==> run E: inputs <==
## cordic_rot_top
module cordic_rot_top (
    input logic clk,
    input logic rst_n,
    input logic in_valid,
    output logic in_ready,
    input logic signed [15:0] x_start,
    input logic signed [15:0] y_start,
    input logic signed [31:0] angle,
    output logic out_valid,
    input logic out_ready,
    output logic signed [15:0] cosine,
    output logic signed [15:0] sine
);
    cordic_rotator #(
        .XY_W(16),
        .ANGLE_W(32),
        .ITER(16),
        .GUARD(3),
        .GAIN_COMP(1)
    ) u_rot (
        .clk(clk),
        .rst_n(rst_n),
        .in_valid(in_valid),
        .in_ready(in_ready),
        .x_start(x_start),
        .y_start(y_start),
        .angle(angle),
        .out_valid(out_valid),
        .out_ready(out_ready),
        .cosine(cosine),
        .sine(sine)
    );
endmodule
Settings: LEC_CHECK=0, ABC_AREA=1, CAP_MARGIN=20, CELL_PAD_IN_SITES_DETAIL_PLACEMENT=0, CORE_MARGIN=2, CORE_UTILIZATION=72, CTS_CLUSTER_DIAMETER=28, CTS_CLUSTER_SIZE=13, GPL_TIMING_DRIVEN=1, PLACE_DENSITY_LB_ADDON=0.23, SETUP_SLACK_MARGIN=1.54, SLEW_MARGIN=20, TNS_END_PERCENT=75; clock period 6.81 ns.
run.sh (not shown) runs the stock make flow with config.mk's settings and CLKGATE_MAP_FILE=.
==> run H (differences from run E) <==
ABC_AREA = default   (was 1)
CELL_PAD_IN_SITES_DETAIL_PLACEMENT = default   (was 0)
CORE_UTILIZATION = 40   (was 72)
CTS_CLUSTER_DIAMETER = default   (was 28)
CTS_CLUSTER_SIZE = default   (was 13)
GPL_TIMING_DRIVEN = default   (was 1)
PLACE_DENSITY_LB_ADDON = default   (was 0.23)
SETUP_SLACK_MARGIN = default   (was 1.54)
TNS_END_PERCENT = default   (was 75)
==> flow/constraint.sdc (replaced) <==
create_clock -name core_clock -period 8.39 [get_ports {clk}]
set_input_delay 1.6780 -clock core_clock [delete_from_list [all_inputs] [get_ports {clk}]]
set_output_delay 1.6780 -clock core_clock [all_outputs]
set_load 0.01 [all_outputs]
==> comparison <==
- Run H completed without violations. Run E completed and failed the layout checks on negative setup slack.
- Between run E and run H, the lower count of clock-buffer cells in the layout is in run H (gap 124).
- Non-clock buffer count: run H is lower than run E (80).
- Of run E and run H, run E has the higher core utilization (gap 38 points).
- Clock skew: run E is higher than run H (0.028 ns).
==> figures <==
Status: run H timing/DRC/antenna clean; run E finished with violations
Reasons for failing layout checks: run H -; run E negative setup slack
Number of levels in the clock H-tree: run H 4; run E 5
Total routing resource utilization after global routing: run H 19.65%; run E 45.83%
CTS-repair resized insts: run H 88; run E 381
Site Rows: run H 189; run E 152
Number of global-route vias before repair: run H 84420; run E 128900
Placement-stage cell area: run H 111200 sq um; run E 129500 sq um
Combinational Area: run H 72880 sq um; run E 87600 sq um
Proportion of cell area spent on the clock network: run H 4.379%; run E 6.914%
Met1 capacity usage during global routing: run H 25.84%; run E 58.22%

==> build 95 <==
==> flow/design.v <==
package cordic_pkg;
    localparam int XY_W = 16;
    localparam int ANGLE_W = 32;
    localparam int MAX_ITER = 32;  
    localparam logic signed [31:0] ANG_PI = 32'sh8000_0000;
    localparam logic signed [31:0] ANG_PI_2 = 32'sh4000_0000;
    localparam logic signed [15:0] KINV_Q15 = 16'sd19898;  
    localparam int KINV_SHIFT = 15;
    localparam real PI = 3.14159265358979323846;
    function automatic logic signed [MAX_ITER-1:0] atan_lut(input int unsigned idx);
        case (idx)
          0: atan_lut = 32'sh2000_0000;
          1: atan_lut = 32'sh12E4_051D;
          2: atan_lut = 32'sh09FB_385B;
          3: atan_lut = 32'sh0511_11D4;
          4: atan_lut = 32'sh028B_0D43;
          5: atan_lut = 32'sh0145_77E1;
          6: atan_lut = 32'sh00A2_EC1E;
          7: atan_lut = 32'sh0051_F155;
          8: atan_lut = 32'sh0028_F953;
          9: atan_lut = 32'sh0014_7E6E;
          10: atan_lut = 32'sh000A_7CC8;
          11: atan_lut = 32'sh0005_3E64;
          12: atan_lut = 32'sh0002_9F32;
          13: atan_lut = 32'sh0001_4F99;
          14: atan_lut = 32'sh0000_A7CC;
          15: atan_lut = 32'sh0000_53E6;
          default: atan_lut = 32'sd0;
        endcase
    endfunction
endpackage
module cordic_stage #(
    parameter int XYI = 19,
    parameter int ANGLE_W = 32,
    parameter int I = 0,
    parameter logic MODE = 1'b0  
)(
    input logic clk,
    input logic rst_n,
    input logic ce,
    input logic signed [XYI:0] x_in,
    input logic signed [XYI:0] y_in,
    input logic signed [ANGLE_W-1:0] z_in,
    output logic signed [XYI:0] x_out,
    output logic signed [XYI:0] y_out,
    output logic signed [ANGLE_W-1:0] z_out
);
    typedef enum logic {MODE_ROT = 1'b0, MODE_VEC = 1'b1} cordic_mode_e;
    logic signed [XYI:0] x_shr;
    logic signed [XYI:0] y_shr;
    logic signed [ANGLE_W-1:0] atan_i;
    logic dir;
    always_comb begin
        x_shr = x_in >>> I;
        y_shr = y_in >>> I;
        atan_i = $signed(cordic_pkg::atan_lut(I));
        dir = (MODE == MODE_ROT) ? z_in[ANGLE_W-1] : y_in[XYI];
    end
    always_ff @(posedge clk or negedge rst_n) begin
        if (!rst_n) begin
            x_out <= '0;
            y_out <= '0;
            z_out <= '0;
        end else if (ce) begin
            if (MODE == MODE_ROT) begin
                x_out <= dir ? (x_in + y_shr) : (x_in - y_shr);
                y_out <= dir ? (y_in - x_shr) : (y_in + x_shr);
                z_out <= dir ? (z_in + atan_i) : (z_in - atan_i);
            end else begin
                x_out <= dir ? (x_in - y_shr) : (x_in + y_shr);
                y_out <= dir ? (y_in + x_shr) : (y_in - x_shr);
                z_out <= dir ? (z_in - atan_i) : (z_in + atan_i);
            end
        end
      end
endmodule
module cordic_preproc #(
  parameter int XY_W = 16,
  parameter int XYI = 19,
  parameter int ANGLE_W = 32
)(
  input logic clk,
  input logic rst_n,
  input logic ce,
  input logic load,
  input logic signed [XY_W-1:0] x_in,
  input logic signed [XY_W-1:0] y_in,
  input logic [ANGLE_W-1:0] angle_in,
  output logic signed [XYI:0] x0,
  output logic signed [XYI:0] y0,
  output logic signed [ANGLE_W-1:0] z0
);
  logic signed [ANGLE_W-1:0] ang_s;
  logic [1:0] quadrant;
  logic signed [XYI:0] x_ext, y_ext;
  always_comb begin
    ang_s = $signed(angle_in);
    quadrant = ang_s[ANGLE_W-1 -: 2];
    x_ext = {{(XYI-XY_W+1){x_in[XY_W-1]}}, x_in};
    y_ext = {{(XYI-XY_W+1){y_in[XY_W-1]}}, y_in};
  end
  always_ff @(posedge clk or negedge rst_n) begin
    if (!rst_n) begin
      x0 <= '0;
      y0 <= '0;
      z0 <= '0;
    end else if (ce) begin
      if (load) begin
        unique case (quadrant)
          2'b00, 2'b11: begin
            x0 <= x_ext;
            y0 <= y_ext;
            z0 <= ang_s;
          end
          2'b01: begin
            x0 <= -y_ext;
            y0 <= x_ext;
            z0 <= ang_s - $signed(cordic_pkg::ANG_PI_2);
          end
          2'b10: begin
            x0 <= y_ext;
            y0 <= -x_ext;
            z0 <= ang_s + $signed(cordic_pkg::ANG_PI_2);
          end
        endcase
      end
    end
  end
endmodule
module cordic_rotator #(
    parameter int XY_W = 16,
    parameter int ANGLE_W = 32,
    parameter int ITER = 16,
    parameter int GUARD = 3,
    parameter int GAIN_COMP = 0
)(
    input logic clk,
    input logic rst_n,
    input logic in_valid,
    output logic in_ready,
    input logic signed [XY_W-1:0] x_start,
    input logic signed [XY_W-1:0] y_start,
    input logic signed [ANGLE_W-1:0] angle,
    output logic out_valid,
    input logic out_ready,
    output logic signed [XY_W-1:0] cosine,
    output logic signed [XY_W-1:0] sine
);
    logic stall;
    logic accept;
    assign stall = out_valid && !out_ready;
    assign in_ready = !stall;
    assign accept = in_valid && in_ready;
    logic [ITER:0] vld;
    always_ff @(posedge clk or negedge rst_n) begin
        if (!rst_n) begin
            vld <= '0;
        end else if (!stall) begin
            vld <= {vld[ITER-1:0], accept};
        end
    end
    assign out_valid = vld[ITER];
    localparam int XYI = XY_W + GUARD;
    logic signed [XYI:0] x0;
    logic signed [XYI:0] y0;
    logic signed [ANGLE_W-1:0] z0;
    cordic_preproc #(
        .XY_W(XY_W),
        .XYI(XYI),
        .ANGLE_W(ANGLE_W)
    ) u_preproc (
        .clk(clk),
        .rst_n(rst_n),
        .ce(!stall),
        .load(accept),
        .x_in(x_start),
        .y_in(y_start),
        .angle_in(angle),
        .x0(x0),
        .y0(y0),
        .z0(z0)
    );
    logic signed [XYI:0] x_pipe [0:ITER];
    logic signed [XYI:0] y_pipe [0:ITER];
    logic signed [ANGLE_W-1:0] z_pipe [0:ITER];
    assign x_pipe[0] = x0;
    assign y_pipe[0] = y0;
    assign z_pipe[0] = z0;
    genvar i;
    generate
        for (i = 0; i < ITER; i++) begin : STG
            cordic_stage #(
                .XYI(XYI),
                .ANGLE_W(ANGLE_W),
                .I(i),
                .MODE(1'b0) 
            ) u_stage (
                .clk(clk),
                .rst_n(rst_n),
                .ce(!stall),
                .x_in(x_pipe[i]),
                .y_in(y_pipe[i]),
                .z_in(z_pipe[i]),
                .x_out(x_pipe[i+1]),
                .y_out(y_pipe[i+1]),
                .z_out(z_pipe[i+1])
            );
         end
    endgenerate
    logic signed [XYI:0] cos_raw, sin_raw;
    assign cos_raw = x_pipe[ITER];
    assign sin_raw = y_pipe[ITER];
    localparam int MULT_W = (XYI+1) + 16;
    logic signed [MULT_W-1:0] cos_prod, sin_prod;
    logic signed [XYI:0] cos_sc, sin_sc;
    always_comb begin
        cos_prod = $signed(cos_raw) * $signed(cordic_pkg::KINV_Q15);
        sin_prod = $signed(sin_raw) * $signed(cordic_pkg::KINV_Q15);
        cos_sc = $signed(cos_prod >>> cordic_pkg::KINV_SHIFT);
        sin_sc = $signed(sin_prod >>> cordic_pkg::KINV_SHIFT);
    end
    logic signed [XYI:0] cos_sel, sin_sel;
    always_comb begin
      if (GAIN_COMP) begin
        cos_sel = cos_sc;
        sin_sel = sin_sc;
      end else begin
        cos_sel = cos_raw;
        sin_sel = sin_raw;
      end
    end
    assign cosine = cos_sel[XY_W-1:0];
    assign sine = sin_sel[XY_W-1:0];
endmodule
module cordic_rot_top (
    input logic clk,
    input logic rst_n,
    input logic in_valid,
    output logic in_ready,
    input logic signed [15:0] x_start,
    input logic signed [15:0] y_start,
    input logic signed [31:0] angle,
    output logic out_valid,
    input logic out_ready,
    output logic signed [15:0] cosine,
    output logic signed [15:0] sine
);
    cordic_rotator #(
        .XY_W(16),
        .ANGLE_W(32),
        .ITER(16),
        .GUARD(3),
        .GAIN_COMP(1)
    ) u_rot (
        .clk(clk),
        .rst_n(rst_n),
        .in_valid(in_valid),
        .in_ready(in_ready),
        .x_start(x_start),
        .y_start(y_start),
        .angle(angle),
        .out_valid(out_valid),
        .out_ready(out_ready),
        .cosine(cosine),
        .sine(sine)
    );
endmodule
==> flow/run.sh <==
#!/bin/bash
# the make line also repeats each setting of config.mk as NAME=value (left out here)
make -C /OpenROAD-flow-scripts/flow DESIGN_CONFIG=/design/flow/config.mk WORK_HOME=/design/flow/orfs CLKGATE_MAP_FILE= finish
==> flow/config.mk <==
export PLATFORM = sky130hd
export DESIGN_NAME = cordic_rot_top
export DESIGN_NICKNAME = cordic_rot_top
export VERILOG_FILES = /design/flow/design.v
export SDC_FILE = /design/flow/constraint.sdc
export NUM_CORES = 4
export LEC_CHECK = 0
export ABC_AREA = 1
export CAP_MARGIN = 20
export CORE_ASPECT_RATIO = 2.0
export CORE_MARGIN = 2
export CORE_UTILIZATION = 65
export CTS_CLUSTER_DIAMETER = 68
export GPL_ROUTABILITY_DRIVEN = 1
export GPL_TIMING_DRIVEN = 0
export MAX_ROUTING_LAYER = met4
export MIN_ROUTING_LAYER = met1
export SETUP_SLACK_MARGIN = 2.25
export SLEW_MARGIN = 30
==> flow/constraint.sdc <==
create_clock -name core_clock -period 11.9 [get_ports {clk}]
set_input_delay 2.3800 -clock core_clock [delete_from_list [all_inputs] [get_ports {clk}]]
set_output_delay 2.3800 -clock core_clock [all_outputs]
set_load 0.01 [all_outputs]
==> build 10 (differences from build 95) <==
Settings changed: ABC_AREA 1 to not set, CAP_MARGIN 20 to 15, CORE_ASPECT_RATIO 2.0 to not set, CORE_UTILIZATION 65 to 72, CTS_CLUSTER_DIAMETER 68 to 27, CTS_CLUSTER_SIZE set to 43, GPL_ROUTABILITY_DRIVEN 1 to not set, GPL_TIMING_DRIVEN 0 to not set, HOLD_SLACK_MARGIN set to -0.05, MAX_ROUTING_LAYER met4 to not set, MIN_ROUTING_LAYER met1 to not set, SETUP_SLACK_MARGIN 2.25 to 2.05, SLEW_MARGIN 30 to 20.
==> flow/constraint.sdc (replaced) <==
create_clock -name core_clock -period 7.06 [get_ports {clk}]
set_input_delay 1.4120 -clock core_clock [delete_from_list [all_inputs] [get_ports {clk}]]
set_output_delay 1.4120 -clock core_clock [all_outputs]
set_load 0.01 [all_outputs]
==> results <==
Build 10 produced a layout that fails on setup timing. Build 95 ended with an error in global routing (5_1_grt).
Against build 10, the synthesized cell count of build 95 is larger by 48%.
Area after synthesis: build 95 is larger than build 10 (about 18%).
In build 10 the die area is lower than in build 95, by 23%.
==> figures <==
Status: build 95 aborted with a tool error; build 10 finished with violations
Last stage reached: build 95 global routing (5_1_grt); build 10 -
Reasons for failing layout checks: build 95 -; build 10 setup timing
Count of instances resized after the clock tree is built: build 95 1; build 10 179
Vert. Die Dim: build 95 624 um; build 10 388 um
Post-detail-place hpwl: build 95 440 mm; build 10 223 mm
Synthesized-area fraction occupied by adder cells: build 95 0.177; build 10 0.209
Count of cell types in the netlist: build 95 65; build 10 90
Number of buffers created by CTS: build 95 114; build 10 328
Chip area line of the yosys report: build 95 125000 um2; build 10 106000 um2
Placer's final routability congestion estimate: build 95 1.21; build 10 1.00
Bufs on Longest Clock Path: build 95 3; build 10 4
Total cells reported by yosys after synthesis: build 95 18757; build 10 12675
Total number of placement rows: build 95 227; build 10 140
Post-synthesis average cell area: build 95 6.67 um2; build 10 8.38 um2
Simple share: build 95 0.300; build 10 0.156
Post-Synthesis Cells: build 95 18757; build 10 12675
Cell with the most instances after synthesis: build 95 sky130_fd_sc_hd__nand2_1; build 10 sky130_fd_sc_hd__a21oi_1
